==> design.v <==
module Adder (input [31:0] a,input [31:0] b,
output [31:0] y);
assign y = a + b;
endmodule
module adder_pc(pc,pc_add);
input [31:0] pc;
output [31:0] pc_add;
assign pc_add = pc + 32'd4;
endmodule
module mux2_1(a,b,sel,out);
input [31:0] a,b;
input sel;
output [31:0]out;
assign out = (sel==1'b1) ? a : b;
endmodule
module mux2_1_5(a,b,sel,out);
input [4:0] a,b;
input sel;
output [4:0] out;
assign out= (sel) ? a : b;
endmodule
module mux_forwarding(input [31:0] Reg1,input [31:0] Alu_result,input [31:0] WB_result,input [1:0] signal_forwarding,output [31:0] result);
assign result = ( signal_forwarding== 2'b00 )? Reg1  : (signal_forwarding==2'b01) ? Alu_result : WB_result;
endmodule
module SignExtend(a,zero_ext,b);
input[15:0] a;
input zero_ext;
output reg [31:0] b;
always@(*)
begin
	b = {{16{a[15] & ~zero_ext}},{a}};
end
endmodule
module Shift_Left_Branch(input [31:0] imm,output reg [31:0]  branch_address);
always@(*)
begin
  branch_address = imm << 2;
end
endmodule 
module Shift_Left_Jump(imm, PC, jump);
input[25:0] imm;
input[3:0] PC;
output [31:0] jump;
assign jump = {PC, imm, 2'b00};
endmodule
module PC #(parameter WIDTH=8)(input clk,input  reset,input en,input [WIDTH-1:0] d,output reg [WIDTH-1:0] q); 
always @ (posedge clk)
if (reset==1'b1) 
q <= 0;
else if (en)
q <= d;
endmodule
module ALU(entr1,entr2,alu_ctrl,alu_result,zero);
input [31:0] entr1, entr2;
input [3:0] alu_ctrl;
output zero;
output reg [31:0] alu_result;
assign zero = (entr1 == entr2);
always@(*)
begin
  case(alu_ctrl) 
    4'b0000:
	    alu_result = entr1 + entr2;
    4'b0001: 
	    alu_result = entr1 - entr2;
    4'b0010: 
	    alu_result = entr1 & entr2;
    4'b0011: 
        alu_result = ~(entr1 | entr2);
    4'b0100:
        alu_result = entr1 | entr2;
    4'b0101:
        alu_result = {31'b0, ($signed(entr1) < $signed(entr2))};
    4'b0110:
        alu_result = {entr2[15:0], 16'b0};
    default:
        alu_result = entr1 + entr2;
  endcase
end
endmodule
module ALU_Control(aluOp,func,out);
input wire [3:0] aluOp;
input wire [5:0] func;
output reg [3:0] out;
always @(*)
begin
case (aluOp)
	4'b0000:  
	begin
	case (func)
	6'b100000: out = 4'b0000;  
	6'b100010: out = 4'b0001;  
	6'b100100: out = 4'b0010;  
	6'b100111: out = 4'b0011;  
	6'b100101: out = 4'b0100;  
	6'b101010: out = 4'b0101;  
	default:   out = 4'b0000;
	endcase  
	end
	4'b0100:  
	out = 4'b0000;  
	4'b0010:  
	out = 4'b0101;  
	4'b1100:  
	out = 4'b0010;  
	4'b1110:  
	out = 4'b0100;  
	4'b0001:  
	out = 4'b0110;  
	4'b0101:  
	out = 4'b0001;  
	default:
	out = 4'b0000;
endcase
end
endmodule
module Control(hazard_detected,Instruction,RegDst,Jump,Branch,BranchNe,MemRead,MemtoReg,ALUOp,MemWrite,ALUSrc,RegWrite,ZeroExt);
input hazard_detected;
input [5:0] Instruction;
output reg RegDst,Branch,BranchNe,Jump,MemtoReg,ALUSrc,RegWrite,ZeroExt;
output reg MemRead, MemWrite;
output reg [3:0] ALUOp;
always @(*)
begin
  RegDst = 1'b0;
  Jump = 1'b0;
  Branch = 1'b0;
  BranchNe = 1'b0;
  MemRead = 1'b0;
  MemtoReg = 1'b0;
  ALUOp = 4'b0100;
  MemWrite = 1'b0;
  ALUSrc = 1'b0;
  RegWrite = 1'b0;
  ZeroExt = 1'b0;
  if(hazard_detected)
  begin
  end
  else
  case (Instruction)
  6'b000000:  
  begin
    RegDst = 1'b1;
    ALUOp = 4'b0000;
    RegWrite = 1'b1;
  end
  6'b100011:  
  begin
    MemRead = 1'b1;
    MemtoReg = 1'b1;
    ALUSrc = 1'b1;
    RegWrite = 1'b1;
  end
  6'b101011:  
  begin
    MemWrite = 1'b1;
    ALUSrc = 1'b1;
  end
  6'b001010:  
  begin
    ALUOp = 4'b0010;
    ALUSrc = 1'b1;
    RegWrite = 1'b1;
  end
  6'b001111:  
  begin
    ALUOp = 4'b0001;
    ALUSrc = 1'b1;
    RegWrite = 1'b1;
  end
  6'b001000:  
  begin
    ALUSrc = 1'b1;
    RegWrite = 1'b1;
  end
  6'b001100:  
  begin
    ALUOp = 4'b1100;
    ALUSrc = 1'b1;
    RegWrite = 1'b1;
    ZeroExt = 1'b1;
  end
  6'b001101:  
  begin
    ALUOp = 4'b1110;
    ALUSrc = 1'b1;
    RegWrite = 1'b1;
    ZeroExt = 1'b1;
  end
  6'b000100:  
  begin
    Branch = 1'b1;
    ALUOp = 4'b0101;
  end
  6'b000101:  
  begin
    Branch = 1'b1;
    BranchNe = 1'b1;
    ALUOp = 4'b0101;
  end
  6'b000010:  
  begin
    Jump = 1'b1;
  end
  default: ;
  endcase
end
endmodule
module Register_File(clk, readreg1, readreg2, writereg, writedata, read_data1, read_data2, regwrite);
input clk;
input [4:0] readreg1, readreg2, writereg;  
input [31:0] writedata;  
input regwrite;  
output [31:0] read_data1, read_data2;
reg [31:0]reg_set[1:31];  
assign read_data1 = (readreg1 == 5'd0) ? 32'd0 :
                    (regwrite && writereg == readreg1) ? writedata : reg_set[readreg1];
assign read_data2 = (readreg2 == 5'd0) ? 32'd0 :
                    (regwrite && writereg == readreg2) ? writedata : reg_set[readreg2];
always @ (posedge clk) 
  if (regwrite && writereg != 5'd0) 
  reg_set[writereg] <= writedata;
endmodule
module hazard_detection(input use_src1,input use_src2,input [4:0] src1_ID,input [4:0] src2_ID,input [4:0] dest_d_e,
input mem_read_d_e,output hazard_detected);
wire exe_hazard;
assign exe_hazard = mem_read_d_e && (dest_d_e != 5'd0) &&
                    ((use_src1 && src1_ID == dest_d_e) || (use_src2 && src2_ID == dest_d_e));
assign hazard_detected = exe_hazard;
endmodule
module forwarding_EXE (input [4:0] src1_d_e,input [4:0] src2_d_e,input [4:0] dest_MEM,input [4:0] dest_WB,input WB_EN_MEM, WB_EN_WB,
output reg [1:0] val1_sel, val2_sel);
always @ (*) 
begin
  {val1_sel, val2_sel} = 0;
    if (WB_EN_MEM && dest_MEM != 5'd0 && src1_d_e == dest_MEM) val1_sel = 2'b01;
    else if (WB_EN_WB && dest_WB != 5'd0 && src1_d_e == dest_WB) val1_sel = 2'b10;
    if (WB_EN_MEM && dest_MEM != 5'd0 && src2_d_e == dest_MEM) val2_sel = 2'b01;
    else if (WB_EN_WB && dest_WB != 5'd0 && src2_d_e == dest_WB) val2_sel = 2'b10;
end
endmodule
module F_D (input clk,input rst,input STALL,input FLUSH,input [31:0] PCIn,input [31:0] instructionIn,output reg [31:0] PC,output reg [31:0] instruction);
always @ (posedge clk) begin
  if (rst || FLUSH)
  begin
    PC <= 0;
    instruction <= 0;
  end
  else 
  begin
    if (STALL)
    begin
    end
    else 
    begin
      instruction <= instructionIn;
      PC <= PCIn;
    end
  end
end 
endmodule
module D_EX(input clk,rst,flush,input [4:0] src_1,input [4:0] src_2,input [4:0] dest_in,input [31:0] Reg1_in,
input [31:0] Reg2_in,input [31:0] imm_in,input Branch_in,input BranchNe_in,
input MemtoReg_in,input MemRead_in,input MemWrite_in,input RegWrite_in,input ALUSrc_in,
input [3:0] alu_control_out_in,
input [31:0] branch_pc_in,output reg [4:0] src_1_out,output reg [4:0] src_2_out,output reg [4:0] dest_out,
output reg [31:0] Reg1_out,output reg [31:0] Reg2_out,
output reg [31:0] imm_out,output reg Branch_out,output reg BranchNe_out,
output reg MemtoReg_out,output reg MemRead_out,output reg MemWrite_out,output reg RegWrite_out,output reg ALUSrc_out,
output reg [3:0] alu_control_out_out,
output reg [31:0] branch_pc_out);
always @(posedge clk)
begin
    if (rst || flush) 
        begin
        src_1_out<=0;
        src_2_out<=0;        
        Reg1_out<=0;
        Reg2_out<=0;
        dest_out<=0;
        imm_out<=0;
        Branch_out<=0;
        BranchNe_out<=0;
        MemtoReg_out<=0;
        MemRead_out<=0;
        MemWrite_out<=0;
        RegWrite_out<=0;
        ALUSrc_out<=0;
        alu_control_out_out<=0;
        branch_pc_out<=0;
        end
    else
        begin
        src_1_out<=src_1;
        src_2_out<=src_2;
        Reg1_out<=Reg1_in;
        Reg2_out<=Reg2_in;
        dest_out<=dest_in;
        imm_out<=imm_in;
        Branch_out<=Branch_in;
        BranchNe_out<=BranchNe_in;
        MemtoReg_out<=MemtoReg_in;
        MemRead_out<=MemRead_in;
        MemWrite_out<=MemWrite_in;
        RegWrite_out<=RegWrite_in;
        ALUSrc_out<=ALUSrc_in;
        alu_control_out_out<=alu_control_out_in;
        branch_pc_out<=branch_pc_in;
        end
end
endmodule
module EX_MEM(input clk,input rst,input [4:0] dest,input memwrite,input memtoreg,input regwrite,
input [31:0] alu_result,input [31:0] store_data,
output reg [4:0] dest_out,output reg memwrite_out,output reg memtoreg_out,output reg regwrite_out,
output reg [31:0] alu_result_out,output reg [31:0] store_data_out);
always @(posedge clk)
begin
if (rst) begin
    dest_out<=0;
    memwrite_out<=0;
    memtoreg_out<=0;
    regwrite_out<=0;
    alu_result_out<=0;
    store_data_out<=0;
end
else
begin
    dest_out<=dest;
    memwrite_out<=memwrite;
    memtoreg_out<=memtoreg;
    regwrite_out<=regwrite;
    alu_result_out<=alu_result;
    store_data_out<=store_data;
end
end
endmodule
module MEM_WB(input clk,input rst,input [4:0] dest,input regwrite,input [31:0] result,
output reg [4:0] dest_out,output reg regwrite_out,output reg [31:0] result_out);
always @(posedge clk)
begin
if (rst) begin
    dest_out<=0;
    regwrite_out<=0;
    result_out<=0;
end
else
begin
    dest_out<=dest;
    regwrite_out<=regwrite;
    result_out<=result;
end
end
endmodule
module DATAPATH_CON_PIPELINE(clk,reset,imem_addr,imem_rdata,dmem_addr,dmem_wdata,dmem_we,dmem_rdata);
input clk; 
input reset;
output [31:0] imem_addr;
input  [31:0] imem_rdata;
output [31:0] dmem_addr;
output [31:0] dmem_wdata;
output dmem_we;
input  [31:0] dmem_rdata;
wire [31:0] address_final; 
wire [31:0] Out_PC; 
wire [31:0] next_pc;
wire [31:0] Instruction; 
wire RegDst,Jump,MemtoReg,ALUsrc,RegWrite,Branch,BranchNe,ZeroExt; 
wire MemRead, MemWrite; 
wire [3:0] ALUOP;
wire [4:0] writereg;
wire [31:0] read_data1,read_data2;
wire [31:0] sign_extended;
wire [3:0] alucontrol;
wire [31:0] mux_alu;
wire [31:0] alu_result;
wire zero; 
wire [31:0] Jump_address;
wire [31:0] shift_left_branch;
wire [31:0] branch_pc;
wire [31:0] mux_branch_out;
wire [31:0] DM_mux;
wire [4:0] src_1_d_e,src_2_d_e;
wire [4:0] dest_d_e;
wire [31:0] reg1_d_e;
wire [31:0] reg2_d_e;
wire [31:0] imm_d_e;
wire branch_d_e,branchne_d_e;
wire MemtoReg_d_e,MemRead_d_e,MemWrite_d_e,RegWrite_d_e,ALUsrc_d_e;
wire [3:0] alucontrol_d_e;
wire [31:0] branch_pc_d_e;
wire [4:0] dest_e_m;
wire MemWrite_e_m,MemtoReg_e_m,RegWrite_e_m;
wire [31:0] alu_result_e_m,store_data_e_m;
wire [4:0] dest_m_w;
wire RegWrite_m_w;
wire [31:0] result_m_w;
wire [31:0] PC_F_D,inst_F_D;
wire [1:0] val1,val2;
wire hazard_detected;
wire [31:0] val_1_mux_forw,val_2_mux_forw;
wire branch_taken;
wire use_src1,use_src2;
assign imem_addr = Out_PC;
assign Instruction = imem_rdata;
PC #(32)call_pc(.clk(clk),.reset(reset),.en(~hazard_detected | branch_taken),.d(next_pc),.q(Out_PC));
adder_pc call_adder_pc(.pc(Out_PC),.pc_add(address_final));
mux2_1 call_mux2_1_jump(.a(Jump_address),.b(address_final),.sel(Jump),.out(mux_branch_out));
mux2_1 call_mux2_1_branch(.a(branch_pc_d_e),.b(mux_branch_out),.sel(branch_taken),.out(next_pc));
F_D call_F_D(.clk(clk),.rst(reset),.STALL(hazard_detected),.FLUSH(branch_taken | Jump),.PCIn(address_final),.instructionIn(Instruction),.PC(PC_F_D),.instruction(inst_F_D));
Register_File call_RF(.clk(clk),.readreg1(inst_F_D[25:21]),.readreg2(inst_F_D[20:16]),
.writereg(dest_m_w),.writedata(result_m_w),.read_data1(read_data1),.read_data2(read_data2),.regwrite(RegWrite_m_w));
assign use_src1 = (inst_F_D[31:26] != 6'b000010) && (inst_F_D[31:26] != 6'b001111);
assign use_src2 = (inst_F_D[31:26] == 6'b000000) || (inst_F_D[31:26] == 6'b101011) ||
                  (inst_F_D[31:26] == 6'b000100) || (inst_F_D[31:26] == 6'b000101);
hazard_detection call_hazard(.use_src1(use_src1),.use_src2(use_src2),.src1_ID(inst_F_D[25:21]),.src2_ID(inst_F_D[20:16]),.dest_d_e(dest_d_e),
.mem_read_d_e(MemRead_d_e),.hazard_detected(hazard_detected));
Control call_Control(.hazard_detected(hazard_detected),.Instruction(inst_F_D[31:26]),.RegDst(RegDst),.Jump(Jump),.Branch(Branch),.BranchNe(BranchNe),.MemRead(MemRead),
.MemtoReg(MemtoReg),.ALUOp(ALUOP),.MemWrite(MemWrite),.ALUSrc(ALUsrc),.RegWrite(RegWrite),.ZeroExt(ZeroExt));
mux2_1_5 call_mux2_1_5bits(.a(inst_F_D[15:11]),.b(inst_F_D[20:16]),.sel(RegDst),.out(writereg));
SignExtend call_Signextend(.a(inst_F_D[15:0]),.zero_ext(ZeroExt),.b(sign_extended));
ALU_Control call_alu_control(.aluOp(ALUOP),.func(inst_F_D[5:0]),.out(alucontrol));
Shift_Left_Jump call_shift_jump(.imm(inst_F_D[25:0]),.PC(PC_F_D[31:28]),.jump(Jump_address));
Shift_Left_Branch call_shift_branch(.imm(sign_extended),.branch_address(shift_left_branch));
Adder call_adder(.a(PC_F_D),.b(shift_left_branch),.y(branch_pc));
D_EX ID_IE(.clk(clk),.rst(reset),.flush(branch_taken),.src_1(inst_F_D[25:21]),.src_2(inst_F_D[20:16]),.dest_in(writereg),
.Reg1_in(read_data1),.Reg2_in(read_data2),.imm_in(sign_extended),.Branch_in(Branch),.BranchNe_in(BranchNe),
.MemtoReg_in(MemtoReg),.MemRead_in(MemRead),.MemWrite_in(MemWrite),.RegWrite_in(RegWrite),.ALUSrc_in(ALUsrc),
.alu_control_out_in(alucontrol),.branch_pc_in(branch_pc),
.src_1_out(src_1_d_e),.src_2_out(src_2_d_e),.dest_out(dest_d_e),
.Reg1_out(reg1_d_e),.Reg2_out(reg2_d_e),.imm_out(imm_d_e),.Branch_out(branch_d_e),.BranchNe_out(branchne_d_e),
.MemtoReg_out(MemtoReg_d_e),.MemRead_out(MemRead_d_e),.MemWrite_out(MemWrite_d_e),.RegWrite_out(RegWrite_d_e),.ALUSrc_out(ALUsrc_d_e),
.alu_control_out_out(alucontrol_d_e),.branch_pc_out(branch_pc_d_e));
forwarding_EXE call_forwarding(.src1_d_e(src_1_d_e),.src2_d_e(src_2_d_e),
.dest_MEM(dest_e_m),.dest_WB(dest_m_w),.WB_EN_MEM(RegWrite_e_m),.WB_EN_WB(RegWrite_m_w),.val1_sel(val1),.val2_sel(val2));
mux_forwarding call_3_forwarding_1(.Reg1(reg1_d_e),.Alu_result(alu_result_e_m),.WB_result(result_m_w),.signal_forwarding(val1),.result(val_1_mux_forw));
mux_forwarding call_3_forwarding_2(.Reg1(reg2_d_e),.Alu_result(alu_result_e_m),.WB_result(result_m_w),.signal_forwarding(val2),.result(val_2_mux_forw));
mux2_1 mux_antes_del_alu(.a(imm_d_e),.b(val_2_mux_forw),.sel(ALUsrc_d_e),.out(mux_alu));
ALU call_ALU(.entr1(val_1_mux_forw),.entr2(mux_alu),.alu_ctrl(alucontrol_d_e),.alu_result(alu_result),.zero(zero));
assign branch_taken = branch_d_e & (zero ^ branchne_d_e);
EX_MEM call_ex_mem(.clk(clk),.rst(reset),.dest(dest_d_e),.memwrite(MemWrite_d_e),.memtoreg(MemtoReg_d_e),.regwrite(RegWrite_d_e),
.alu_result(alu_result),.store_data(val_2_mux_forw),
.dest_out(dest_e_m),.memwrite_out(MemWrite_e_m),.memtoreg_out(MemtoReg_e_m),.regwrite_out(RegWrite_e_m),
.alu_result_out(alu_result_e_m),.store_data_out(store_data_e_m));
assign dmem_addr  = alu_result_e_m;
assign dmem_wdata = store_data_e_m;
assign dmem_we    = MemWrite_e_m;
mux2_1 call_mux_data_memory(.a(dmem_rdata),.b(alu_result_e_m),.sel(MemtoReg_e_m),.out(DM_mux));
MEM_WB call_mem_wb(.clk(clk),.rst(reset),.dest(dest_e_m),.regwrite(RegWrite_e_m),.result(DM_mux),
.dest_out(dest_m_w),.regwrite_out(RegWrite_m_w),.result_out(result_m_w));
endmodule
==> run.sh <==
#!/bin/bash
# the make line also repeats each setting of config.mk as NAME=value (left out here)
make -C /OpenROAD-flow-scripts/flow DESIGN_CONFIG=/design/flow/config.mk WORK_HOME=/design/flow/orfs CLKGATE_MAP_FILE= finish
==> config.mk <==
export PLATFORM = sky130hd
export DESIGN_NAME = DATAPATH_CON_PIPELINE
export DESIGN_NICKNAME = DATAPATH_CON_PIPELINE
export VERILOG_FILES = /design/flow/design.v
export SDC_FILE = /design/flow/constraint.sdc
export NUM_CORES = 4
export LEC_CHECK = 0
export CAP_MARGIN = 20
export CORE_MARGIN = 2
export CORE_UTILIZATION = 66
export CTS_CLUSTER_SIZE = 40
export HOLD_SLACK_MARGIN = 0.29
export SETUP_SLACK_MARGIN = 1.04
export SLEW_MARGIN = 20
==> constraint.sdc <==
create_clock -name core_clock -period 3.98 [get_ports {clk}]
set_input_delay 0.7960 -clock core_clock [delete_from_list [all_inputs] [get_ports {clk}]]
set_output_delay 0.7960 -clock core_clock [all_outputs]
set_load 0.01 [all_outputs]
==> qor.yml, run 1 <==
die:
  fp_util: 0.663
  core_region_area_um2: 99600
  io-pin-count: 163
  die_h_um: 320
  die_area_um2: 103000
  die_w_um: 320
  rows: 116
clocking:
  clk_pin_slew_ps: 60
  ctsHtreeMaxLevel: 4
  cts_tree: "done"
  clock_sinks: 1338
  cts_buffer_depth: 3
  hold_buffers: 0
  insertion_delay_ps: 790
  cts_root_buf: "clkbuf_16"
  numCtsBuffers: 137
synth:
  syn-num-nets: 4815
  ys_area_um2: 66000
  seq_area_frac_synth: 0.556
  synthCells: 4620
  yosys.area_share.xor_xnor: 0.0169
  async_flop_share: 0
  yosysWarnings: 12
  mux_share: 0.236
  synth_cell_types: 73
  top_cell: "edfxtp_1"
  synth_flops: 1338
  syn_area_um2: 66000
  avgSynthCellArea_um2: 14.3
  fa_ha_area_frac: 0.0249
  ys_top_cells_by_count: "edfxtp_1 (992), mux4_2 (576), nor2_1 (448)"
  yosys.area_share.simple: 0.0648
  yosys_cells: 4620
  largest_area_cell: "edfxtp_1"
  aoi_share: 0.0736
  synthTopCellsByArea: "edfxtp_1 (45%), mux4_2 (20%), dfxtp_1 (10%)"
  topCombFamilyByArea: "multiplexers"
  synth-edff-count: 992
  flop_cell: "edfxtp_1"
  top_cell_area_share: 0.451
sta:
  tightest_slew_ps: 1180
  timing.fmax_ghz: 0.210
  finalHoldViolCount: 0
  rsz0062_at_grt: "true"
  setup_ws_ps: -787
  final.setup_skew_ps: 47.9
  slew_viol_final: 0
  finalSetupViolations: 261
  min_period_ps: 4770
  fin_crit_sh: 1.20
  fin_tns_setup_ps: -141760
  maxSlewHeadroom: 0.214
worst_setup_path:
  cp_max_fo: 7
  crit_buf_inv: 4
  worstRegToRegCells: 18
  rr_endpoint: "ID_IE.Reg1_out[9]"
  worstSetupEndpoint: "ID_IE.Reg1_out[9]"
  cp_data_required_time_ps: 4640
  crit_family: "simple AND/OR/NAND/NOR gates"
  critical_path.startpoint_type: "register"
  slowest_delay_ps: 540
  crit_chain: "or3_4 > o31ai_4 > nor4_4 > buf_6 > buf_12 > mux2i_4 > o21ai_2 > ha_1 > or4_4 > or2_1 > or3_4 > o31a_1 > o21ai_4 > and2_4 > buf_6 > o21ai_4 > buf_12 > a211oi_1"
  slowest_stage: "or4_4"
  r2r_start: "call_mem_wb.dest_out[3]"
  critPathLaunch: "call_mem_wb.dest_out[3]"
  arrival_ps: 5430
  critical_path_class: "reg2reg"
  cp.depth: 18
  end_kind: "register"
  ff2ff_setup_slack_ps: -790
cells_and_area:
  fin_nets: 5401
  flop_area_um2: 36800
  final_cells: 6619
  fillCellCount: 5267
  logic_area_um2: 28900
  post-route-util: 0.797
  area_delta_synth_final_pct: 20.2
pwr:
  power_density_nw_per_um2: 440
  intPower_mw: 25.4
  p_seq_frac: 0.448
  ir_drop_mv: 0.482
  top_power_group: "registers"
  swShare: 0.272
  clkPwrFrac: 0.386
  power_switching_mw: 9.49
  p_leak_nw: 27.9
  combPwrFrac: 0.166
  power.clock.total_mw: 13.5
  total_power_mw: 34.9
  powerComb_mw: 5.77
  powerSeq_mw: 15.6
global_routing:
  grt_overflow: 0
  antenna_found_initial: 8
  grt_max_degree: 137
  grt_util_all_layers: 0.456
  grt_pass1_vias: 48200
  grt_pass1_wl_um: 336000
detailed_routing:
  ant_nets: 0
  vias_per_cell: 7.43
  wire_per_inst_um: 36.1
  routed_wl_um: 239000
  drc: 0
  drtIter0Drc: 8448
  firstDrtPassIters: 6
  num_vias: 49200
min_path:
  holdPathEnd: "call_F_D.PC[1]"
  min_path_type: "reg2reg"
  min_from: "call_F_D.PC[1]"
  holdPathStages: 2
placement:
  dp_hpwl_um: 125000
  port_buffers: 162
  dp_slack_ps: -866
  place.gp.congestion: 0.988
  dp_cells: 6329
run_status:
  outcome: "complete, but fails checks"
  so.violations: "negative setup slack"
run:
  max_cap_viol_count: 0
  tool_warnings: 113
repair_timing:
item / 4_1_cts / 5_1_grt
gates cloned: 3 / 8
endpoints found under the setup margin: 302 / 405
gates resized: 120 / 132
pin swaps: 14 / 21
setup buffers: 2 / 23
layout make-up:
class,count,share of cell area
flip-flops and latches,1338,0.463
multi-input cells,2813,0.364
repair buffers,784,0.0890
clock buffers,180,0.0473
well taps,1298,0.0205
clock inverters,68,0.00929
inverters,132,0.00625
diodes,6,0.000189
per-layer routing:
metal | vias up | global-route usage | share of wire
li1 | 19300 | - | -
met1 | 23800 | 0.590 | 0.32
met2 | 4788 | 0.698 | 0.45
met3 | 1282 | 0.143 | 0.15
met4 | 8 | 0.244 | 0.078
met5 | - | 0 | 0.00019
per-stage QoR:
stage	instance area, um^2	hold WS (ps)
final	79300	448
after detailed placement	73300	433
after CTS	78500	446
after global routing	79300	467
after floorplan	66300	414
after global placement	73300	434
==> run 2, diff against run 1 <==
CTS_CLUSTER_SIZE = 14   (was 40)
HOLD_SLACK_MARGIN = default   (was 0.29)
SETUP_SLACK_MARGIN = default   (was 1.04)
clock period = 4.51 ns   (was 3.98 ns; I/O delays follow)
==> qor.yml, run 2 <==
run_status:
  outcome: "complete, but fails checks"
  so.violations: "negative setup slack"
pwr:
  powerSeq_mw: 13.8
  clkPwrFrac: 0.387
  ir_drop_mv: 0.513
  power_density_nw_per_um2: 389
  power.clock.total_mw: 11.8
  combPwrFrac: 0.162
  powerComb_mw: 4.97
  intPower_mw: 22.4
  power_switching_mw: 8.19
  top_power_group: "registers"
  p_leak_nw: 27.5
  swShare: 0.268
  p_seq_frac: 0.451
die:
  io-pin-count: 163
  die_h_um: 320
  core_region_area_um2: 99600
  die_w_um: 320
  rows: 116
  die_area_um2: 103000
  fp_util: 0.663
global_routing:
  grt_util_all_layers: 0.448
  grt_overflow: 0
  grt_pass1_wl_um: 329000
  grt_pass1_vias: 47800
  antenna_found_initial: 4
  grt_max_degree: 159
synth:
  mux_share: 0.236
  async_flop_share: 0
  aoi_share: 0.0736
  yosys.area_share.xor_xnor: 0.0169
  yosys.area_share.simple: 0.0648
  flop_cell: "edfxtp_1"
  yosysWarnings: 12
  top_cell_area_share: 0.451
  yosys_cells: 4620
  largest_area_cell: "edfxtp_1"
  synthTopCellsByArea: "edfxtp_1 (45%), mux4_2 (20%), dfxtp_1 (10%)"
  topCombFamilyByArea: "multiplexers"
  ys_top_cells_by_count: "edfxtp_1 (992), mux4_2 (576), nor2_1 (448)"
  avgSynthCellArea_um2: 14.3
  top_cell: "edfxtp_1"
  synth-edff-count: 992
  ys_area_um2: 66000
  fa_ha_area_frac: 0.0249
  synth_flops: 1338
  syn-num-nets: 4815
  syn_area_um2: 66000
  synthCells: 4620
  synth_cell_types: 73
  seq_area_frac_synth: 0.556
sta:
  tightest_slew_ps: 1190
  fin_crit_sh: 1.05
  timing.fmax_ghz: 0.212
  finalSetupViolations: 138
  min_period_ps: 4720
  maxSlewHeadroom: 0.206
  finalHoldViolCount: 0
  final.setup_skew_ps: 32.9
  fin_tns_setup_ps: -9130
  setup_ws_ps: -207
  rsz0062_at_grt: "true"
  slew_viol_final: 0
clocking:
  ctsHtreeMaxLevel: 4
  clock_sinks: 1338
  numCtsBuffers: 138
  clk_pin_slew_ps: 60
  insertion_delay_ps: 780
  cts_root_buf: "clkbuf_16"
  cts_buffer_depth: 3
  cts_tree: "done"
min_path:
  holdPathEnd: "call_ex_mem.regwrite_out"
  min_path_type: "reg2reg"
  holdPathStages: 1
  min_from: "ID_IE.RegWrite_out"
worst_setup_path:
  cp.depth: 18
  cp_data_required_time_ps: 5170
  slowest_delay_ps: 510
  slowest_stage: "or4_4"
  rr_endpoint: "ID_IE.Reg2_out[24]"
  r2r_start: "call_mem_wb.dest_out[3]"
  cp_max_fo: 17
  critPathLaunch: "call_mem_wb.dest_out[3]"
  end_kind: "register"
  worstRegToRegCells: 18
  critical_path_class: "reg2reg"
  worstSetupEndpoint: "ID_IE.Reg2_out[24]"
  crit_chain: "buf_4 > or3_4 > o31ai_4 > nor4_4 > buf_12 > mux2i_1 > o21ai_1 > ha_4 > or4_4 > or2_4 > or3_4 > o31a_1 > o21ai_4 > and2_4 > buf_8 > o21ai_4 > clkbuf_16 > a211oi_1"
  crit_family: "simple AND/OR/NAND/NOR gates"
  crit_buf_inv: 4
  arrival_ps: 5380
  ff2ff_setup_slack_ps: -210
  critical_path.startpoint_type: "register"
placement:
  place.gp.congestion: 0.987
  dp_cells: 6227
  dp_hpwl_um: 128000
  port_buffers: 162
detailed_routing:
  firstDrtPassIters: 6
  num_vias: 47500
  vias_per_cell: 7.29
  routed_wl_um: 229000
  ant_nets: 0
  drtIter0Drc: 7626
  antennaDiodeCount: 0
  drc: 0
  wire_per_inst_um: 35.1
run:
  tool_warnings: 105
  max_cap_viol_count: 0
cells_and_area:
  area_delta_synth_final_pct: 19.3
  fin_nets: 5307
  final_cells: 6522
==> run 2: final cells by class <==
class	count	area, um^2
clock buffer	168	3670
timing repair buffer	689	6280
multi-input combinational	2813	29000
fill	5240	20800
clock inverter	84	883
sequential	1338	36800
inverter	132	495
tap	1298	1620
==> run 2: repair_timing <==
item                                    4_1_cts  5_1_grt
buffers inserted                             26        6
endpoints found under the setup margin      232      256
pin swaps                                    50       31
hold buffers                                  0        0
cloned                                       10        4
resized                                     164      115
==> run 2: metrics by stage <==
step / hold slack [ps] / utilization / total power, mW / worst slack (ps) / instance area [um^2]
after detailed placement: 429 / 0.727 / 18.5 / -332 / 72400
after global routing: 449 / 0.791 / 31.2 / -327 / 78700
final: 432 / 0.791 / 30.6 / -207 / 78700
after CTS: 434 / 0.785 / 30.3 / -130 / 78100
after floorplan: 414 / - / 16.5 / -50.9 / 66200
after global placement: 435 / 0.727 / 18.5 / -248 / 72400
==> run 2: metal layers <==
layer	vias to the layer above	part of all wire	track usage
met5	-	0.00014	0
met4	4	0.068	0.258
met3	996	0.14	0.128
met2	4035	0.46	0.690
met1	23400	0.33	0.577
li1	19100	-	-
==> run 3, diff against run 2 <==
CORE_UTILIZATION = 40   (was 66)
CTS_CLUSTER_SIZE = default   (was 14)
clock period = 4.4 ns   (was 4.51 ns; I/O delays follow)
==> qor.yml, run 3 <==
clocking:
  cts_buffer_depth: 3
  numCtsBuffers: 139
  insertion_delay_ps: 810
  cts_root_buf: "clkbuf_16"
  clock_sinks: 1338
  ctsHtreeMaxLevel: 4
  cts_tree: "done"
  clk_pin_slew_ps: 60
worst_setup_path:
  cp_max_fo: 8
  cp_data_required_time_ps: 5090
  slowest_delay_ps: 420
  ff2ff_setup_slack_ps: -260
  worstRegToRegCells: 19
  crit_chain: "buf_6 > or3_4 > o31ai_4 > nor4_4 > buf_12 > buf_12 > buf_6 > mux2i_2 > o21ai_2 > ha_4 > or4_4 > or2_4 > or3_4 > o31a_1 > o21ai_4 > and2_4 > buf_12 > o21ai_4 > a211oi_2"
  cp.depth: 19
  critical_path.startpoint_type: "register"
  critical_path_class: "reg2reg"
  critPathLaunch: "call_mem_wb.dest_out[3]"
  crit_buf_inv: 5
  r2r_start: "call_mem_wb.dest_out[3]"
  crit_family: "simple AND/OR/NAND/NOR gates"
  worstSetupEndpoint: "ID_IE.Reg2_out[3]"
  arrival_ps: 5350
  rr_endpoint: "ID_IE.Reg2_out[3]"
  end_kind: "register"
  cpMostUsedCell: "buf_12"
  slowest_stage: "or4_4"
synth:
  async_flop_share: 0
  top_cell: "edfxtp_1"
  synth_cell_types: 73
  syn-num-nets: 4815
  yosys.area_share.simple: 0.0648
  top_cell_area_share: 0.451
  aoi_share: 0.0736
  fa_ha_area_frac: 0.0249
  synthTopCellsByArea: "edfxtp_1 (45%), mux4_2 (20%), dfxtp_1 (10%)"
  seq_area_frac_synth: 0.556
  ys_top_cells_by_count: "edfxtp_1 (992), mux4_2 (576), nor2_1 (448)"
  avgSynthCellArea_um2: 14.3
  synth-edff-count: 992
  yosysWarnings: 12
  synthCells: 4620
  yosys_cells: 4620
  ys_area_um2: 66000
  yosys.area_share.xor_xnor: 0.0169
  synth_flops: 1338
  topCombFamilyByArea: "multiplexers"
  flop_cell: "edfxtp_1"
  largest_area_cell: "edfxtp_1"
  mux_share: 0.236
  syn_area_um2: 66000
sta:
  fin_tns_setup_ps: -25490
  min_period_ps: 4660
  slew_viol_final: 0
  setup_ws_ps: -255
  finalSetupViolations: 214
  final.setup_skew_ps: 33.1
  timing.fmax_ghz: 0.215
  maxSlewHeadroom: 0.203
  fin_crit_sh: 1.06
  hold_ws_ps: 441
  finalHoldViolCount: 0
  tightest_slew_ps: 1190
  rsz0062_at_grt: "true"
global_routing:
  grt_max_degree: 147
  grt_pass1_vias: 44100
  grt_pass1_wl_um: 307000
  grt_overflow: 0
  grt_util_all_layers: 0.249
  antenna_found_initial: 3
pwr:
  powerComb_mw: 5.42
  power_density_nw_per_um2: 384
  swShare: 0.266
  top_power_group: "registers"
  p_leak_nw: 28.0
  combPwrFrac: 0.173
  power_switching_mw: 8.32
  p_seq_frac: 0.453
  power.clock.total_mw: 11.7
  ir_drop_mv: 0.435
  powerSeq_mw: 14.2
  intPower_mw: 22.9
  clkPwrFrac: 0.374
detailed_routing:
  firstDrtPassIters: 9
  wire_per_inst_um: 28.6
  num_vias: 45100
  drtIter0Drc: 5079
  ant_nets: 0
  dr_wl_met3_um: 19000
  route.met2.wl_um: 101000
  top_signal_layer_used: "met5"
  routed_wl_um: 214000
  drc: 0
  m1WireLength_um: 85700
  vias_per_cell: 6.02
die:
  die_h_um: 410
  core_region_area_um2: 164000
  die_w_um: 410
  rows: 149
  die_area_um2: 168000
  io-pin-count: 163
  fp_util: 0.401
placement:
  place.gp.congestion: 0.963
  dp_hpwl_um: 127000
  port_buffers: 162
  dp_cells: 7168
run_status:
  so.violations: "negative setup slack"
  outcome: "complete, but fails checks"
cells_and_area:
  fin_nets: 5385
  fillCellCount: 13900
  final_cells: 7487
  area_delta_synth_final_pct: 23.5
min_path:
  min_from: "ID_IE.RegWrite_out"
  holdPathStages: 1
  min_path_type: "reg2reg"
  holdPathEnd: "call_ex_mem.regwrite_out"
run:
  max_cap_viol_count: 0
  tool_warnings: 106
-- run 3: final cells by class --
| class | instances | area, um^2 | share of cell area |
|---|---|---|---|
| Tap cell | 2189 | 2740 | 0.0336 |
| Timing Repair Buffer | 760 | 6980 | 0.0856 |
| Multi-Input combinational cell | 2819 | 30100 | 0.369 |
| Clock inverter | 85 | 778 | 0.00955 |
| Sequential cell | 1338 | 36800 | 0.451 |
| Antenna cell | 1 | 2.50 | 0.0000307 |
| Inverter | 132 | 495 | 0.00608 |
| Clock buffer | 163 | 3640 | 0.0447 |
-- run 3: timing repair --
action / in CTS / in global routing
hold buffers: 0 / 0
buffers inserted: 29 / 26
pin swaps: 34 / 110
cloned: 10 / 11
endpoints found under the setup margin: 254 / 259
gates resized: 219 / 303
-- run 3: layer usage --
| layer | vias to the layer above | track usage |
|---|---|---|
| li1 | 19300 | - |
| met1 | 23300 | 0.341 |
| met2 | 2150 | 0.394 |
| met3 | 437 | 0.0463 |
| met4 | 4 | 0.0940 |
| met5 | - | 0 |
-- run 3: stage by stage --
| step | setup WS (ps) | util | area, um^2 | total power [mW] |
|---|---|---|---|---|
| final | -255 | 0.496 | 81500 | 31.3 |
| after global routing | -374 | 0.496 | 81500 | 32.2 |
| after CTS | -237 | 0.485 | 79800 | 31.0 |
| after detailed placement | -698 | 0.450 | 74000 | 19.2 |
| after global placement | -650 | 0.450 | 74000 | 19.2 |
| after floorplan | -66.8 | - | 66300 | 16.9 |
==> run 4, diff against run 3 <==
CORE_UTILIZATION = 57   (was 40)
clock period = 4.02 ns   (was 4.4 ns; I/O delays follow)
==> qor.yml, run 4 <==
worst_setup_path:
  r2r_start: "call_mem_wb.dest_out[2]"
  arrival_ps: 5370
  end_kind: "register"
  cp_data_required_time_ps: 4610
  worstRegToRegCells: 22
  critPathLaunch: "call_mem_wb.dest_out[2]"
  ff2ff_setup_slack_ps: -770
  rr_endpoint: "ID_IE.Reg2_out[20]"
  slowest_delay_ps: 390
  crit_buf_inv: 8
  crit_family: "simple AND/OR/NAND/NOR gates"
  worstSetupEndpoint: "ID_IE.Reg2_out[20]"
  critical_path.startpoint_type: "register"
  crit_chain: "buf_4 > or3_4 > o31ai_4 > nor4_4 > buf_12 > buf_12 > mux2i_1 > o21ai_1 > ha_1 > inv_2 > nand2_1 > or3_4 > or3_4 > buf_6 > nor4_4 > buf_4 > o21ai_4 > and2_4 > buf_12 > o21ai_4 > clkbuf_16 > a211oi_2"
  cp_max_fo: 12
  critical_path_class: "reg2reg"
  cp.depth: 22
  slowest_stage: "or3_4"
synth:
  flop_cell: "edfxtp_1"
  yosys.area_share.xor_xnor: 0.0169
  yosys_cells: 4620
  fa_ha_area_frac: 0.0249
  synth_flops: 1338
  synth-edff-count: 992
  seq_area_frac_synth: 0.556
  aoi_share: 0.0736
  synthCells: 4620
  synth_cell_types: 73
  syn-num-nets: 4815
  largest_area_cell: "edfxtp_1"
  yosys.area_share.simple: 0.0648
  async_flop_share: 0
  avgSynthCellArea_um2: 14.3
  top_cell: "edfxtp_1"
  topCombFamilyByArea: "multiplexers"
  yosysWarnings: 12
  syn_area_um2: 66000
  mux_share: 0.236
  ys_top_cells_by_count: "edfxtp_1 (992), mux4_2 (576), nor2_1 (448)"
  synthTopCellsByArea: "edfxtp_1 (45%), mux4_2 (20%), dfxtp_1 (10%)"
  top_cell_area_share: 0.451
  ys_area_um2: 66000
clocking:
  hold_buffers: 0
  cts_root_buf: "clkbuf_16"
  insertion_delay_ps: 780
  cts_tree: "done"
  clock_sinks: 1338
  ctsHtreeMaxLevel: 4
  numCtsBuffers: 143
  cts_buffer_depth: 3
  clk_pin_slew_ps: 60
run_status:
  outcome: "complete, but fails checks"
  so.violations: "negative setup slack"
die:
  rows: 124
  fp_util: 0.576
  die_h_um: 344
  die_area_um2: 119000
  io-pin-count: 163
  die_w_um: 344
  core_region_area_um2: 115000
sta:
  final.setup_skew_ps: 44.7
  tightest_slew_ps: 1030
  fin_crit_sh: 1.19
  min_period_ps: 4790
  fin_tns_setup_ps: -159330
  maxSlewHeadroom: 0.313
  finalSetupViolations: 264
  slew_viol_final: 0
  timing.fmax_ghz: 0.209
  setup_ws_ps: -766
  finalHoldViolCount: 0
  rsz0062_at_grt: "true"
run:
  tool_warnings: 111
  max_cap_viol_count: 0
global_routing:
  grt_max_degree: 137
  grt_pass1_vias: 44200
  grt_overflow: 0
  antenna_found_initial: 3
  grt_util_all_layers: 0.356
  grt_pass1_wl_um: 303000
placement:
  port_buffers: 162
  postPlaceCellArea_um2: 73700
  dp_hpwl_um: 124000
  place.gp.congestion: 0.957
detailed_routing:
  routed_wl_um: 214000
  wire_per_inst_um: 30.9
  drtIter0Drc: 5428
  firstDrtPassIters: 6
  num_vias: 45800
  vias_per_cell: 6.63
  ant_nets: 0
  drc: 0
min_path:
  holdPathEnd: "call_ex_mem.regwrite_out"
  min_from: "ID_IE.RegWrite_out"
  min_path_type: "reg2reg"
  holdPathStages: 1
pwr:
  clkPwrFrac: 0.381
  powerSeq_mw: 15.5
  powerComb_mw: 5.90
  power.clock.total_mw: 13.2
  p_seq_frac: 0.448
  power_switching_mw: 9.11
  swShare: 0.263
  ir_drop_mv: 0.432
  intPower_mw: 25.5
  p_leak_nw: 28.7
  power_density_nw_per_um2: 424
  top_power_group: "registers"
  combPwrFrac: 0.171
cells_and_area:
  fin_nets: 5492
  area_delta_synth_final_pct: 23.8
  stdcell_area_um2: 81700
[run 4: metal layers]
| metal | GRT usage | share of wire | vias up |
|---|---|---|---|
| li1 | - | - | 19500 |
| met1 | 0.499 | 0.39 | 23400 |
| met2 | 0.565 | 0.48 | 2519 |
| met3 | 0.0718 | 0.099 | 426 |
| met4 | 0.114 | 0.036 | 2 |
| met5 | 0 | 0.000056 | - |
[run 4: final cells by class]
class	instances	area, um^2
inverters	132	495
multi-input cells	2813	29500
clock buffers	189	3840
diodes	2	5.00
clock inverters	64	821
fillers	7587	33000
flip-flops and latches	1338	36800
well taps	1512	1890
repair buffers	869	8390
[run 4: timing repair]
action | 4_1_cts | 5_1_grt
endpoints found under the setup margin | 262 | 266
setup buffers | 86 | 27
gates cloned | 12 | 20
resized | 199 | 242
pin swaps | 30 | 31
[run 4: metrics by stage]
| step | power, mW | hold WS [ps] | instances | setup WS [ps] | utilization |
|---|---|---|---|---|---|
| 5_1_grt | 35.6 | 477 | 6918 | -866 | 0.712 |
| 4_1_cts | 34.4 | 457 | 6876 | -652 | 0.699 |
| 3_5_place_dp | 21.0 | 444 | 6526 | -843 | 0.643 |
| 3_3_place_gp | 21.0 | 430 | 6526 | -892 | 0.643 |
| 2_1_floorplan | 18.6 | 414 | 4620 | -447 | - |
| 6_report | 34.6 | 460 | 6919 | -766 | 0.713 |
==> run 5, diff against run 4 <==
CAP_MARGIN = 0   (was 20)
CELL_PAD_IN_SITES_DETAIL_PLACEMENT = 0   (was default)
CELL_PAD_IN_SITES_GLOBAL_PLACEMENT = 2   (was default)
CORE_ASPECT_RATIO = 0.64   (was default)
CORE_MARGIN = 5   (was 2)
CORE_UTILIZATION = 50   (was 57)
CTS_CLUSTER_DIAMETER = 33   (was default)
CTS_CLUSTER_SIZE = 64   (was default)
GPL_ROUTABILITY_DRIVEN = 0   (was default)
HOLD_SLACK_MARGIN = 0.18   (was default)
MAX_ROUTING_LAYER = met4   (was default)
MIN_ROUTING_LAYER = met2   (was default)
PLACE_DENSITY_LB_ADDON = 0.3   (was default)
SETUP_SLACK_MARGIN = 0.16   (was default)
SLEW_MARGIN = 10   (was 20)
TNS_END_PERCENT = 90   (was default)
clock period = 7.69 ns   (was 4.02 ns; I/O delays follow)
==> qor.yml, run 5 <==
clocking:
  hold_buffers: 0
  cts_tree: "done"
  cts_buffer_depth: 3
  clk_pin_slew_ps: 70
  ctsHtreeMaxLevel: 4
  postCtsSetupBuffers: 0
  clock_sinks: 1338
  cts_resized: 0
  numCtsBuffers: 175
  insertion_delay_ps: 830
  cts_root_buf: "clkbuf_16"
cells_and_area:
  fin_nets: 4938
  area_delta_synth_final_pct: 15.4
  post-route-util: 0.582
pwr:
  p_leak_nw: 25.7
  power_density_nw_per_um2: 256
  swShare: 0.280
  powerSeq_mw: 8.19
  ir_drop_mv: 0.284
  top_power_group: "clock"
  intPower_mw: 14.0
  clkPwrFrac: 0.450
  power_switching_mw: 5.45
  powerComb_mw: 2.52
  power.clock.total_mw: 8.75
  p_seq_frac: 0.421
  combPwrFrac: 0.129
detailed_routing:
  firstDrtPassIters: 28
  num_vias: 58200
  routed_wl_um: 223000
  route.met2.wl_um: 97300
  dr_wl_met3_um: 101000
  m1WireLength_um: 0
  wire_per_inst_um: 33.7
  top_signal_layer_used: "met4"
  drtIter0Drc: 13400
  vias_per_cell: 8.76
  drc: 0
  ant_nets: 0
synth:
  yosys_cells: 4620
  synthTopCellsByArea: "edfxtp_1 (45%), mux4_2 (20%), dfxtp_1 (10%)"
  topCombFamilyByArea: "multiplexers"
  yosys.area_share.simple: 0.0648
  synth_flops: 1338
  flop_cell: "edfxtp_1"
  async_flop_share: 0
  synth_cell_types: 73
  syn_area_um2: 66000
  aoi_share: 0.0736
  synthCells: 4620
  synth-edff-count: 992
  top_cell_area_share: 0.451
  mux_share: 0.236
  seq_area_frac_synth: 0.556
  yosys.area_share.xor_xnor: 0.0169
  ys_top_cells_by_count: "edfxtp_1 (992), mux4_2 (576), nor2_1 (448)"
  syn-num-nets: 4815
  top_cell: "edfxtp_1"
  largest_area_cell: "edfxtp_1"
  avgSynthCellArea_um2: 14.3
  yosysWarnings: 12
  ys_area_um2: 66000
  fa_ha_area_frac: 0.0249
min_path:
  holdPathEnd: "call_F_D.PC[0]"
  min_path_type: "reg2reg"
  holdPathStages: 2
  min_from: "call_F_D.PC[0]"
sta:
  tightest_slew_ps: 1380
  fin_tns_setup_ps: 0
  finalHoldViolCount: 0
  min_period_ps: 7210
  timing.fmax_ghz: 0.139
  slew_viol_final: 0
  finalSetupViolations: 0
  fin_crit_sh: 0.937
  final.setup_skew_ps: 29.8
  maxSlewHeadroom: 0.0511
  rsz0062_at_grt: "false"
worst_setup_path:
  ff2ff_setup_slack_ps: 480
  arrival_ps: 7930
  worstSetupEndpoint: "call_F_D.PC[22]"
  slowest_stage: "o21ai_0"
  crit_buf_inv: 2
  r2r_start: "call_mem_wb.dest_out[4]"
  end_kind: "register"
  rr_endpoint: "call_F_D.PC[22]"
  cp_data_required_time_ps: 8410
  critical_path_class: "reg2reg"
  cp_max_fo: 37
  critPathLaunch: "call_mem_wb.dest_out[4]"
  crit_chain: "xnor2_1 > nand4_1 > a311oi_4 > buf_4 > mux2i_1 > nand2_1 > o21ai_0 > o21ai_0 > ha_1 > or3_1 > or2_0 > or3_1 > o31a_1 > o21ai_4 > and2_1 > nand2_2 > buf_12 > a211oi_1"
  crit_family: "simple AND/OR/NAND/NOR gates"
  cp.depth: 18
  slowest_delay_ps: 820
  worstRegToRegCells: 18
  critical_path.startpoint_type: "register"
global_routing:
  grt_pass1_wl_um: 322000
  grt_overflow: 0
  antenna_found_initial: 0
  grt_util_all_layers: 0.494
  grt_pass1_vias: 64200
  grt_max_degree: 129
die:
  fp_util: 0.504
  rows: 106
  die_h_um: 301
  die_area_um2: 140000
  die_w_um: 464
  core_region_area_um2: 131000
  io-pin-count: 163
placement:
  port_buffers: 162
  dp_hpwl_um: 126000
run:
  max_cap_viol_count: 0
  tool_warnings: 96
run_status:
  outcome: "timing/DRC/antenna clean"
[run 5: final cells by class]
type	instances	area, um^2
Clock buffer	193	4500
Sequential cell	1338	36800
Timing Repair Buffer	283	2650
Multi-Input combinational cell	2813	27900
Tap cell	1728	2160
Fill cell	10100	54700
Antenna cell	15	37.5
Inverter	132	495
Clock inverter	134	1680
[run 5: routing by layer]
metal | vias up | GRT usage
li1 | 18300 | -
met1 | 19100 | -
met2 | 18300 | 0.529
met3 | 2452 | 0.670
met4 | 0 | 0.137
met5 | - | -
[run 5: metrics by stage]
step | power (mW) | area (um^2) | hold slack (ps) | instances | setup WS, ps
2_1_floorplan | 9.67 | 66000 | 414 | 4620 | 2420
3_3_place_gp | 10.6 | 69800 | 440 | 6285 | 1110
3_5_place_dp | 10.5 | 69800 | 441 | 6285 | 1010
4_1_cts | 19.1 | 76000 | 451 | 6612 | 965
5_1_grt | 19.9 | 76100 | 473 | 6621 | 465
6_report | 19.5 | 76200 | 449 | 6636 | 484
==> run 6, diff against run 5 <==
CAP_MARGIN = 15   (was 0)
CELL_PAD_IN_SITES_GLOBAL_PLACEMENT = 3   (was 2)
CORE_MARGIN = 4   (was 5)
CTS_CLUSTER_SIZE = 17   (was 64)
SLEW_MARGIN = 20   (was 10)
==> qor.yml, run 6 <==
pwr:
  ir_drop_mv: 0.246
  p_leak_nw: 25.6
  top_power_group: "clock"
  p_seq_frac: 0.427
  intPower_mw: 13.7
  clkPwrFrac: 0.442
  power.clock.total_mw: 8.51
  power_switching_mw: 5.54
  power_density_nw_per_um2: 254
  powerSeq_mw: 8.22
  swShare: 0.288
  powerComb_mw: 2.54
  combPwrFrac: 0.132
  total_power_mw: 19.3
synth:
  yosys.area_share.xor_xnor: 0.0169
  yosysWarnings: 12
  async_flop_share: 0
  seq_area_frac_synth: 0.556
  ys_top_cells_by_count: "edfxtp_1 (992), mux4_2 (576), nor2_1 (448)"
  flop_cell: "edfxtp_1"
  syn-num-nets: 4815
  yosys_cells: 4620
  topCombFamilyByArea: "multiplexers"
  syn_area_um2: 66000
  synthCells: 4620
  synth-edff-count: 992
  synth_cell_types: 73
  mux_share: 0.236
  ys_area_um2: 66000
  fa_ha_area_frac: 0.0249
  yosys.area_share.simple: 0.0648
  synth_flops: 1338
  largest_area_cell: "edfxtp_1"
  synthTopCellsByArea: "edfxtp_1 (45%), mux4_2 (20%), dfxtp_1 (10%)"
  top_cell: "edfxtp_1"
  top_cell_area_share: 0.451
  aoi_share: 0.0736
  avgSynthCellArea_um2: 14.3
die:
  core_region_area_um2: 131000
  fp_util: 0.504
  die_w_um: 462
  die_area_um2: 138000
  die_h_um: 299
  io-pin-count: 163
  rows: 106
min_path:
  holdPathEnd: "call_ex_mem.regwrite_out"
  min_path_type: "reg2reg"
  holdPathStages: 1
  min_from: "ID_IE.RegWrite_out"
global_routing:
  grt_overflow: 0
  grt_pass1_wl_um: 331000
  grt_pass1_vias: 64700
  antenna_found_initial: 0
  grt_util_all_layers: 0.517
  grt_max_degree: 100
worst_setup_path:
  critical_path.startpoint_type: "register"
  rr_endpoint: "ID_IE.Reg1_out[29]"
  slowest_stage: "o21ai_0"
  cp_max_fo: 32
  cp.depth: 17
  worstSetupEndpoint: "ID_IE.Reg1_out[29]"
  critical_path_class: "reg2reg"
  crit_chain: "xnor2_1 > nand4_1 > a311oi_4 > buf_4 > mux2i_1 > nand2_1 > o21ai_0 > o21ai_0 > ha_1 > or3_1 > or2_0 > or3_1 > o31a_1 > o21ai_4 > and2_1 > o21ai_4 > a211oi_1"
  arrival_ps: 7830
  r2r_start: "call_mem_wb.dest_out[3]"
  crit_family: "AND-OR/OR-AND gates"
  worstRegToRegCells: 17
  slowest_delay_ps: 850
  end_kind: "register"
  crit_buf_inv: 1
  cp_data_required_time_ps: 8310
  critPathLaunch: "call_mem_wb.dest_out[3]"
  ff2ff_setup_slack_ps: 480
clocking:
  ctsHtreeMaxLevel: 4
  postCtsSetupBuffers: 0
  insertion_delay_ps: 830
  numCtsBuffers: 168
  hold_buffers: 0
  cts_tree: "done"
  clock_sinks: 1338
  cts_root_buf: "clkbuf_16"
  cts_buffer_depth: 3
  cts_resized: 0
  clk_pin_slew_ps: 60
cells_and_area:
  fin_nets: 4932
  stdcell_area_um2: 76000
  area_delta_synth_final_pct: 15.1
  final_cells: 6631
  fillCellCount: 10100
sta:
  rsz0062_at_grt: "false"
  min_period_ps: 7210
  timing.fmax_ghz: 0.139
  final.setup_skew_ps: 55.4
  tightest_slew_ps: 1260
  fin_crit_sh: 0.937
  slew_viol_final: 0
  maxSlewHeadroom: 0.137
  fin_tns_setup_ps: 0
  finalSetupViolations: 0
  finalHoldViolCount: 0
detailed_routing:
  firstDrtPassIters: 13
  drc: 0
  num_vias: 58400
  vias_per_cell: 8.81
  ant_nets: 0
  wire_per_inst_um: 34.6
  drtIter0Drc: 13300
  routed_wl_um: 230000
run:
  max_cap_viol_count: 0
  tool_warnings: 90
placement:
  postPlaceCellArea_um2: 69800
  dp_hpwl_um: 132000
  port_buffers: 162
  dp_cells: 6290
run_status:
  outcome: "timing/DRC/antenna clean"
==> run 6: through the flow <==
stage / setup slack (ps) / utilization / hold slack, ps
after global routing: 311 / 0.580 / 467
after global placement: 978 / 0.533 / 434
after CTS: 986 / 0.579 / 447
after floorplan: 2420 / - / 414
final: 481 / 0.580 / 451
after detailed placement: 1010 / 0.533 / 441
==> run 6: layout make-up <==
class                           count  area (um^2)  area share
Antenna cell                       21         52.6    0.000692
Clock buffer                      192         4440      0.0584
Clock inverter                    123         1540      0.0202
Inverter                          132          495     0.00652
Multi-Input combinational cell   2813        27900       0.368
Sequential cell                  1338        36800       0.484
Tap cell                         1728         2160      0.0285
Timing Repair Buffer              284         2580      0.0339
==> run 6: routing by layer <==
layer | GRT usage | up-vias | routed length [um]
met5 | - | - | 0
met4 | 0.160 | 0 | 26000
met3 | 0.696 | 2490 | 102000
met2 | 0.549 | 18500 | 102000
met1 | - | 19100 | 0
li1 | - | 18300 | -
==> run 7, diff against run 6 <==
ABC_AREA = 1   (was default)
CAP_MARGIN = 20   (was 15)
CELL_PAD_IN_SITES_DETAIL_PLACEMENT = default   (was 0)
CELL_PAD_IN_SITES_GLOBAL_PLACEMENT = default   (was 3)
CORE_ASPECT_RATIO = default   (was 0.64)
CORE_MARGIN = 2   (was 4)
CORE_UTILIZATION = 64   (was 50)
CTS_CLUSTER_DIAMETER = default   (was 33)
CTS_CLUSTER_SIZE = default   (was 17)
GPL_ROUTABILITY_DRIVEN = default   (was 0)
HOLD_SLACK_MARGIN = default   (was 0.18)
MAX_ROUTING_LAYER = default   (was met4)
MIN_ROUTING_LAYER = default   (was met2)
PLACE_DENSITY_LB_ADDON = default   (was 0.3)
SETUP_SLACK_MARGIN = default   (was 0.16)
TNS_END_PERCENT = 15   (was 90)
clock period = 4.02 ns   (was 7.69 ns; I/O delays follow)
==> qor.yml, run 7 <==
placement:
  dp_hpwl_um: 169000
  place.gp.congestion: 1.05
  postPlaceCellArea_um2: 76200
  port_buffers: 162
  dp_cells: 9847
  dp_slack_ps: -177
min_path:
  holdPathEnd: "call_ex_mem.regwrite_out"
  holdPathStages: 2
  min_from: "ID_IE.RegWrite_out"
  min_path_type: "reg2reg"
worst_setup_path:
  arrival_ps: 4530
  worstRegToRegCells: 25
  slowest_stage: "dfxtp_1"
  worstSetupEndpoint: "call_F_D.PC[27]"
  cp_data_required_time_ps: 4670
  critical_path.startpoint_type: "register"
  crit_family: "simple AND/OR/NAND/NOR gates"
  ff2ff_setup_slack_ps: 150
  critical_path_class: "reg2reg"
  slowest_delay_ps: 370
  cp.depth: 25
  cp_max_fo: 26
  end_kind: "register"
  crit_buf_inv: 5
  rr_endpoint: "call_F_D.PC[27]"
  r2r_start: "ID_IE.src_2_out[0]"
  critPathLaunch: "ID_IE.src_2_out[0]"
detailed_routing:
  m1WireLength_um: 90200
  drtIter0Drc: 11900
  vias_per_cell: 6.63
  firstDrtPassIters: 10
  dr_wl_met3_um: 38000
  drc: 0
  wire_per_inst_um: 26.3
  num_vias: 67000
  ant_nets: 0
  routed_wl_um: 266000
  route.met2.wl_um: 114000
  top_signal_layer_used: "met5"
global_routing:
  grt_overflow: 0
  grt_pass1_vias: 64100
  antenna_found_initial: 9
  grt_max_degree: 213
  grt_util_all_layers: 0.464
  grt_pass1_wl_um: 389000
pwr:
  total_power_mw: 35.0
  power.clock.total_mw: 12.8
  powerComb_mw: 6.65
  p_seq_frac: 0.444
  power_density_nw_per_um2: 431
  intPower_mw: 24.6
  swShare: 0.296
  clkPwrFrac: 0.366
  powerSeq_mw: 15.5
  p_leak_nw: 31.8
  ir_drop_mv: 0.412
  top_power_group: "registers"
  combPwrFrac: 0.190
  power_switching_mw: 10.4
synth:
  aoi_share: 0.197
  synthTopCellsByArea: "edfxtp_1 (42%), dfxtp_1 (9.9%), o21ai_0 (8.0%)"
  yosysWarnings: 12
  async_flop_share: 0
  fa_ha_area_frac: 0.0233
  top_cell_area_share: 0.424
  synthCells: 8282
  yosys.area_share.simple: 0.166
  yosys_cells: 8282
  ys_area_um2: 70300
  yosys.area_share.xor_xnor: 0.00872
  syn_area_um2: 70300
  largest_area_cell: "edfxtp_1"
  synth-edff-count: 992
  seq_area_frac_synth: 0.522
  syn-num-nets: 8477
  synth_cell_types: 55
  flop_cell: "edfxtp_1"
  ys_top_cells_by_count: "nand2_1 (1236), o21ai_0 (1129), edfxtp_1 (992)"
  mux_share: 0
  avgSynthCellArea_um2: 8.49
  top_cell: "nand2_1"
  topCombFamilyByArea: "AND-OR/OR-AND gates"
  synth_flops: 1338
clocking:
  cts_buffer_depth: 3
  cts_root_buf: "clkbuf_16"
  numCtsBuffers: 140
  insertion_delay_ps: 790
  cts_tree: "done"
  clock_sinks: 1338
  ctsHtreeMaxLevel: 4
  clk_pin_slew_ps: 60
sta:
  timing.fmax_ghz: 0.258
  fin_crit_sh: 0.963
  final.setup_skew_ps: 38.9
  fin_tns_setup_ps: 0
  maxSlewHeadroom: 0.229
  tightest_slew_ps: 1140
  finalHoldViolCount: 0
  finalSetupViolations: 0
  hold_ws_ps: 403
  slew_viol_final: 0
  setup_ws_ps: 147
  rsz0062_at_grt: "true"
  min_period_ps: 3870
cells_and_area:
  post-route-util: 0.745
  final_cells: 10100
  stdcell_area_um2: 81100
  logic_area_um2: 28300
  fin_nets: 8776
  flop_area_um2: 36800
  fillCellCount: 7736
  area_delta_synth_final_pct: 15.4
die:
  die_w_um: 335
  core_region_area_um2: 109000
  die_area_um2: 112000
  io-pin-count: 163
  die_h_um: 335
  rows: 121
  fp_util: 0.646
run:
  tool_warnings: 124
  max_cap_viol_count: 0
run_status:
  outcome: "timing/DRC/antenna clean"
run 7: area by class of cell:
class,instances,area share
Antenna cell,6,0.000185
Clock buffer,187,0.0465
Clock inverter,66,0.00852
Inverter,920,0.0427
Multi-Input combinational cell,5468,0.349
Sequential cell,1338,0.453
Tap cell,1414,0.0218
Timing Repair Buffer,713,0.0777
run 7: what timing repair did:
action,4_1_cts,5_1_grt
buffers inserted,0,5
endpoints found under the setup margin,242,258
hold buffers,0,0
gates cloned,0,1
gates resized,14,77
pin swaps,0,16
run 7: layer usage:
layer	global-route usage	up-vias
met5	0	-
met4	0.337	12
met3	0.125	1400
met2	0.694	5656
met1	0.584	30700
li1	-	29200
==> run 8, diff against run 7 <==
ABC_AREA = default   (was 1)
TNS_END_PERCENT = default   (was 15)
clock period = 5.14 ns   (was 4.02 ns; I/O delays follow)
==> qor.yml, run 8 <==
synth:
  synthCells: 4620
  seq_area_frac_synth: 0.556
  syn_area_um2: 66000
  yosys_cells: 4620
  ys_top_cells_by_count: "edfxtp_1 (992), mux4_2 (576), nor2_1 (448)"
  synthTopCellsByArea: "edfxtp_1 (45%), mux4_2 (20%), dfxtp_1 (10%)"
  topCombFamilyByArea: "multiplexers"
  synth_flops: 1338
  flop_cell: "edfxtp_1"
  avgSynthCellArea_um2: 14.3
  async_flop_share: 0
  synth_cell_types: 73
  yosysWarnings: 12
  yosys.area_share.xor_xnor: 0.0169
  aoi_share: 0.0736
  yosys.area_share.simple: 0.0648
  synth-edff-count: 992
  mux_share: 0.236
  ys_area_um2: 66000
  top_cell: "edfxtp_1"
  largest_area_cell: "edfxtp_1"
  fa_ha_area_frac: 0.0249
  top_cell_area_share: 0.451
  syn-num-nets: 4815
global_routing:
  grt_pass1_wl_um: 305000
  grt_pass1_vias: 44600
  antenna_found_initial: 7
  grt_max_degree: 129
  grt_util_all_layers: 0.398
  grt_overflow: 0
detailed_routing:
  firstDrtPassIters: 6
  wire_per_inst_um: 32.8
  ant_nets: 0
  vias_per_cell: 7.07
  num_vias: 45600
  drc: 0
  drtIter0Drc: 6279
  routed_wl_um: 211000
run:
  max_cap_viol_count: 0
  tool_warnings: 108
pwr:
  combPwrFrac: 0.148
  p_seq_frac: 0.457
  total_power_mw: 26.5
  powerComb_mw: 3.93
  power_switching_mw: 6.84
  swShare: 0.258
  intPower_mw: 19.6
  top_power_group: "registers"
  power_density_nw_per_um2: 346
  powerSeq_mw: 12.1
  p_leak_nw: 26.4
  clkPwrFrac: 0.394
  power.clock.total_mw: 10.4
  ir_drop_mv: 0.437
cells_and_area:
  post-route-util: 0.749
  stdcell_area_um2: 76400
  area_delta_synth_final_pct: 15.8
  final_cells: 6444
  fin_nets: 5154
worst_setup_path:
  cpMostUsedCell: "or3_1"
  ff2ff_setup_slack_ps: 180
  crit_family: "simple AND/OR/NAND/NOR gates"
  worstSetupEndpoint: "ID_IE.Reg1_out[20]"
  slowest_delay_ps: 460
  slowest_stage: "o21ai_0"
  rr_endpoint: "ID_IE.Reg1_out[20]"
  cp.depth: 16
  critical_path.startpoint_type: "register"
  worstRegToRegCells: 16
  end_kind: "register"
  critical_path_class: "reg2reg"
  arrival_ps: 5610
  r2r_start: "call_mem_wb.dest_out[3]"
  crit_chain: "or3_1 > o31ai_2 > nor4_2 > buf_12 > mux2i_1 > o21ai_0 > ha_1 > or3_1 > or2_0 > or3_1 > o31a_1 > o21ai_4 > and2_4 > buf_12 > o21ai_4 > a211oi_1"
  critPathLaunch: "call_mem_wb.dest_out[3]"
  cp_data_required_time_ps: 5790
  cp_max_fo: 25
  crit_buf_inv: 2
sta:
  min_period_ps: 4960
  final.setup_skew_ps: 39.7
  finalSetupViolations: 0
  hold_ws_ps: 450
  tightest_slew_ps: 1200
  fin_tns_setup_ps: 0
  maxSlewHeadroom: 0.196
  slew_viol_final: 0
  fin_crit_sh: 0.964
  timing.fmax_ghz: 0.202
  finalHoldViolCount: 0
  setup_ws_ps: 184
min_path:
  min_from: "call_F_D.PC[1]"
  holdPathEnd: "call_F_D.PC[1]"
  min_path_type: "reg2reg"
  holdPathStages: 2
clocking:
  clk_pin_slew_ps: 50
  clock_sinks: 1338
  cts_root_buf: "clkbuf_16"
  hold_buffers: 0
  insertion_delay_ps: 780
  numCtsBuffers: 139
  cts_tree: "done"
  ctsHtreeMaxLevel: 4
  cts_buffer_depth: 3
die:
  die_w_um: 325
  io-pin-count: 163
  die_h_um: 325
  core_region_area_um2: 102000
  fp_util: 0.647
  die_area_um2: 106000
  rows: 117
placement:
  port_buffers: 162
  place.gp.congestion: 0.976
  dp_cells: 6178
  dp_slack_ps: -81.7
  postPlaceCellArea_um2: 71400
  dp_hpwl_um: 126000
run_status:
  outcome: "timing/DRC/antenna clean"
-- run 8: timing repair --
action / CTS / global route
setup endpoints to repair: 65 / 125
gates resized: 3 / 62
pin swaps: 0 / 2
setup buffers: 0 / 1
endpoints found under the hold margin: 0 / 0
gates cloned: 0 / 6
-- run 8: per-layer routing --
| layer | vias up | GRT usage | share of wire |
|---|---|---|---|
| met4 | 8 | 0.186 | 0.054 |
| met3 | 661 | 0.0978 | 0.12 |
| met2 | 3286 | 0.612 | 0.46 |
| met5 | - | 0 | 0.00026 |
| met1 | 22800 | 0.542 | 0.36 |
| li1 | 18800 | - | - |
-- run 8: layout make-up --
| type | count | area (um^2) |
|---|---|---|
| diodes | 1 | 2.50 |
| clock buffers | 180 | 3820 |
| clock inverters | 77 | 867 |
| fillers | 6236 | 25600 |
| inverters | 132 | 495 |
| multi-input cells | 2819 | 28200 |
| flip-flops and latches | 1338 | 36800 |
| well taps | 1368 | 1710 |
| repair buffers | 529 | 4640 |
Power is estimated from default activity; no workload was simulated.
